==> 03-26 <==
==> flow/design.v (excerpt) <==
module unsigned_nonrestoring #(
    parameter int WIDTH = 32
) (
    input logic go,
    input logic[WIDTH-1:0] divisor,
    input logic[WIDTH-1:0] dividend,
    input logic clk, rst,
    output logic done,
    output logic[WIDTH-1:0] quotient,
    output logic[WIDTH-1:0] remainder,
    output logic divide_by_zero
);
make LEC_CHECK=0 CAP_MARGIN=20 CELL_PAD_IN_SITES_DETAIL_PLACEMENT=2 CORE_MARGIN=2 CORE_UTILIZATION=72 CTS_CLUSTER_SIZE=13 MAX_ROUTING_LAYER=met4 MIN_ROUTING_LAYER=met2 SLEW_MARGIN=20 finish   # period 6.0 ns
run.sh (not shown) runs the stock make flow with config.mk's settings and CLKGATE_MAP_FILE=.
==> inputs of 05-02, as changes to 03-26 <==
- CELL_PAD_IN_SITES_DETAIL_PLACEMENT: 2 -> not set
- CORE_UTILIZATION: 72 -> 38
- CTS_CLUSTER_SIZE: 13 -> not set
- MAX_ROUTING_LAYER: met4 -> not set
- MIN_ROUTING_LAYER: met2 -> not set
==> flow/constraint.sdc (replaced) <==
create_clock -name core_clock -period 6.33 [get_ports {clk}]
set_input_delay 1.2660 -clock core_clock [delete_from_list [all_inputs] [get_ports {clk}]]
set_output_delay 1.2660 -clock core_clock [all_outputs]
set_load 0.01 [all_outputs]
==> qor summary <==
item                                                                            05-02               03-26
Net count entering floorplan                                                     1417                1417
Register bit count reported by yosys                                              204                 204
Simple-gate portion of the synthesized area                                     12.6%               12.6%
Vertical die dimension                                                         185 µm              135 µm
Distinct cell type count after synthesis                                           70                  70
Die Span X                                                                     185 µm              135 µm
Tally of buffers added on design ports                                            132                 132
Die Size                                                                    34200 µm²           18300 µm²
Gate count after technology mapping                                              1277                1277
Result of the run                                             complete, no violations      did not finish
Last stage reached                                                                  -  detailed placement
Cell with the most instances after synthesis                                  dfrtp_1             dfrtp_1
Area fraction in full adders, half adders and majority gates                    7.47%               7.47%
XOR Share, Synth                                                                6.21%               6.21%
Synth mux share                                                                 13.0%               13.0%
Yosys warning total                                                                 1                   1
Cell area after synthesis                                                   12400 µm²           12400 µm²
Post-synth EDFFs                                                                    0                   0
Row Count                                                                          66                  48
FP Core Util                                                                    38.4%               72.8%
Top area contributor share                                                      40.9%               40.9%
Routability cong.                                                               0.883                1.01
Flip-flop cell with the highest count after synthesis                         dfrtp_1             dfrtp_1
Synthesized chip area reported by yosys                                     12400 µm²           12400 µm²
Area of the core region                                                     32400 µm²           17100 µm²
Proportion of synthesized chip area in sequential cells                         41.1%               41.1%

==> 06-09 <==
==> flow/design.v <==
module unsigned_nonrestoring #(
    parameter int WIDTH = 32
) (
    input logic go,
    input logic[WIDTH-1:0] divisor,
    input logic[WIDTH-1:0] dividend,
    input logic clk, rst,
    output logic done,
    output logic[WIDTH-1:0] quotient,
    output logic[WIDTH-1:0] remainder,
    output logic divide_by_zero
);
typedef enum logic [1:0] {
    WAIT,
    COMPUTE,
    DONE
} state_t;
state_t next_state, state_R;
logic[WIDTH-1:0] Q_R, next_Q, quotient_R, next_quotient, remainder_R, next_remainder;
logic[WIDTH:0] A_R, next_A, B_R, next_B, B_twos_comp_R, next_B_twos_comp;
logic[$clog2(WIDTH):0] Count_R, next_Count;
logic done_R, next_done;
logic divide_by_zero_R, next_divide_by_zero;
assign done = done_R;
assign divide_by_zero = divide_by_zero_R;
assign quotient = quotient_R;
assign remainder = remainder_R;
always_ff @(posedge clk or posedge rst) begin
    if(rst) begin
        state_R <= WAIT;
        Q_R <= '0;
        A_R <= '0;
        B_R <= '0;
        B_twos_comp_R <= '0;
        Count_R <= '0;
        quotient_R <= '0;
        remainder_R <= '0;
        done_R <= 1'b0;
        divide_by_zero_R <= 1'b0;
    end
    else begin
        state_R <= next_state;
        Q_R <= next_Q;
        A_R <= next_A;
        B_R <= next_B;
        B_twos_comp_R <= next_B_twos_comp;
        Count_R <= next_Count;
        quotient_R <= next_quotient;
        remainder_R <= next_remainder;
        done_R <= next_done;
        divide_by_zero_R <= next_divide_by_zero;
    end
end 
logic[WIDTH:0] A_temp;
always_comb begin
    logic[WIDTH:0] one;
    one = 1;
    A_temp = '0;
    next_Q = Q_R;
    next_A = A_R;
    next_B = B_R;
    next_B_twos_comp = B_twos_comp_R;
    next_Count = Count_R;
    next_remainder = remainder_R;
    next_quotient = quotient_R;
    next_state = state_R;
    next_divide_by_zero = divide_by_zero_R;
    next_done = done_R;
    case(state_R)
        WAIT: begin
            if (go) begin
                if(divisor == 0) begin
                    next_state = DONE;
                    next_done = 1'b1;
                    next_divide_by_zero = 1'b1;
                end
                else begin
                    next_A = '0;
                    next_B = {1'b0,divisor};
                    next_B_twos_comp = ~next_B + one;
                    next_Q = dividend;
                    next_Count = WIDTH;
                    next_state = COMPUTE;
                end
            end
        end
        COMPUTE: begin
            if(A_R[WIDTH]) begin
                A_temp = {A_R[WIDTH-1:0], Q_R[WIDTH-1]};
                next_A = A_temp + B_R;
            end else begin
                A_temp = {A_R[WIDTH-1:0], Q_R[WIDTH-1]};
                next_A = A_temp + B_twos_comp_R;
            end
            next_Q = {Q_R[WIDTH-2:0],~next_A[WIDTH]};
            next_Count = Count_R - 1;
            if(next_Count == 0) begin 
                next_state = DONE;
                if(next_A[WIDTH]) next_remainder = next_A[WIDTH-1:0] + B_R;
                else next_remainder = next_A[WIDTH-1:0];
                next_quotient = next_Q[WIDTH-1:0];
                next_done = 1;
            end
        end
        DONE: begin
            next_done = 0;
            next_divide_by_zero = 1'b0;
            next_state = WAIT;
        end
    endcase
end
endmodule
==> flow/run.sh <==
#!/bin/bash
# the make line also repeats each setting of config.mk as NAME=value (left out here)
make -C /OpenROAD-flow-scripts/flow DESIGN_CONFIG=/design/flow/config.mk WORK_HOME=/design/flow/orfs CLKGATE_MAP_FILE= finish
==> flow/config.mk <==
export PLATFORM = sky130hd
export DESIGN_NAME = unsigned_nonrestoring
export DESIGN_NICKNAME = unsigned_nonrestoring
export VERILOG_FILES = /design/flow/design.v
export SDC_FILE = /design/flow/constraint.sdc
export NUM_CORES = 4
export LEC_CHECK = 0
export ABC_AREA = 0
export CAP_MARGIN = 20
export CORE_MARGIN = 2
export CORE_UTILIZATION = 72
export CTS_CLUSTER_SIZE = 70
export HOLD_SLACK_MARGIN = 0.29
export PLACE_DENSITY = 0.79
export SETUP_SLACK_MARGIN = 1.26
export SLEW_MARGIN = 20
==> flow/constraint.sdc <==
create_clock -name core_clock -period 4.63 [get_ports {clk}]
set_input_delay 0.9260 -clock core_clock [delete_from_list [all_inputs] [get_ports {clk}]]
set_output_delay 0.9260 -clock core_clock [all_outputs]
set_load 0.01 [all_outputs]
==> inputs of 05-14, as changes to 06-09 <==
==> flow/config.mk (replaced) <==
export PLATFORM = sky130hd
export DESIGN_NAME = unsigned_nonrestoring
export DESIGN_NICKNAME = unsigned_nonrestoring
export VERILOG_FILES = /design/flow/design.v
export SDC_FILE = /design/flow/constraint.sdc
export NUM_CORES = 4
export LEC_CHECK = 0
export CAP_MARGIN = 20
export CORE_MARGIN = 2
export CORE_UTILIZATION = 40
export SLEW_MARGIN = 20
==> flow/constraint.sdc (replaced) <==
create_clock -name core_clock -period 6.33 [get_ports {clk}]
set_input_delay 1.2660 -clock core_clock [delete_from_list [all_inputs] [get_ports {clk}]]
set_output_delay 1.2660 -clock core_clock [all_outputs]
set_load 0.01 [all_outputs]
==> inputs of 01-24, as changes to 06-09 <==
==> flow/config.mk (replaced) <==
export PLATFORM = sky130hd
export DESIGN_NAME = unsigned_nonrestoring
export DESIGN_NICKNAME = unsigned_nonrestoring
export VERILOG_FILES = /design/flow/design.v
export SDC_FILE = /design/flow/constraint.sdc
export NUM_CORES = 4
export LEC_CHECK = 0
export CAP_MARGIN = 20
export CELL_PAD_IN_SITES_DETAIL_PLACEMENT = 1
export CELL_PAD_IN_SITES_GLOBAL_PLACEMENT = 0
export CORE_ASPECT_RATIO = 0.67
export CORE_MARGIN = 8
export CORE_UTILIZATION = 28
export CTS_CLUSTER_DIAMETER = 59
export PLACE_DENSITY_LB_ADDON = 0.04
export SLEW_MARGIN = 20
export TNS_END_PERCENT = 45
==> flow/constraint.sdc (replaced) <==
create_clock -name core_clock -period 9.0 [get_ports {clk}]
set_input_delay 1.8000 -clock core_clock [delete_from_list [all_inputs] [get_ports {clk}]]
set_output_delay 1.8000 -clock core_clock [all_outputs]
set_load 0.01 [all_outputs]
==> inputs of 08-10, as changes to 06-09 <==
==> flow/config.mk (replaced) <==
export PLATFORM = sky130hd
export DESIGN_NAME = unsigned_nonrestoring
export DESIGN_NICKNAME = unsigned_nonrestoring
export VERILOG_FILES = /design/flow/design.v
export SDC_FILE = /design/flow/constraint.sdc
export NUM_CORES = 4
export LEC_CHECK = 0
export CAP_MARGIN = 20
export CORE_MARGIN = 2
export CORE_UTILIZATION = 66
export CTS_CLUSTER_SIZE = 40
export SLEW_MARGIN = 20
==> flow/constraint.sdc (replaced) <==
create_clock -name core_clock -period 4.65 [get_ports {clk}]
set_input_delay 0.9300 -clock core_clock [delete_from_list [all_inputs] [get_ports {clk}]]
set_output_delay 0.9300 -clock core_clock [all_outputs]
set_load 0.01 [all_outputs]
==> qor summary <==
Total Nets Final: 01-24 1535; 05-14 1536; 06-09 -; 08-10 1763
Detail-routed net length per standard cell: 01-24 20.3 microns; 05-14 17.6 microns; 06-09 -; 08-10 31.3 microns
Post-route setup slack: 01-24 2660 ps; 05-14 510 ps; 06-09 -; 08-10 -1050 ps
Highest Clock Rate: 01-24 158 MHz; 05-14 172 MHz; 06-09 -; 08-10 175 MHz
Arrival time at the worst endpoint: 01-24 6800 ps; 05-14 6210 ps; 06-09 -; 08-10 6120 ps
Antenna violations before repair: 01-24 2; 05-14 0; 06-09 -; 08-10 6
First-pass GRT wire length: 01-24 63800 microns; 05-14 51900 microns; 06-09 -; 08-10 72900 microns
CP max stage delay: 01-24 730 ps; 05-14 520 ps; 06-09 -; 08-10 530 ps
Run status: 01-24 no timing/DRC/antenna violations; 05-14 no timing/DRC/antenna violations; 06-09 aborted with a tool error; 08-10 failed layout checks
Stage where the flow stopped: 01-24 -; 05-14 -; 06-09 clock tree synthesis; 08-10 -
Violated checks: 01-24 -; 05-14 -; 06-09 -; 08-10 negative setup slack
Worst hold path cell count: 01-24 1; 05-14 1; 06-09 -; 08-10 2
Maximum net fanout on the critical path: 01-24 12; 05-14 11; 06-09 -; 08-10 7
Placed cell areas: 01-24 14300 sq um; 05-14 14200 sq um; 06-09 15400 sq um; 08-10 15400 sq um
Count of buffers not belonging to the clock network in the layout: 01-24 143; 05-14 147; 06-09 -; 08-10 376
Multi-input gates: 01-24 984; 05-14 984; 06-09 -; 08-10 984
Time the worst path needs with I/O delays and setup: 01-24 6340 ps; 05-14 5820 ps; 06-09 -; 08-10 5700 ps
Worst rel slew slack: 01-24 0.399; 05-14 0.393; 06-09 -; 08-10 0.142
Met2 Use GR: 01-24 0.224; 05-14 0.313; 06-09 -; 08-10 0.766
Non-clock buffer contribution to total cell area: 01-24 0.0939; 05-14 0.0985; 06-09 -; 08-10 0.194
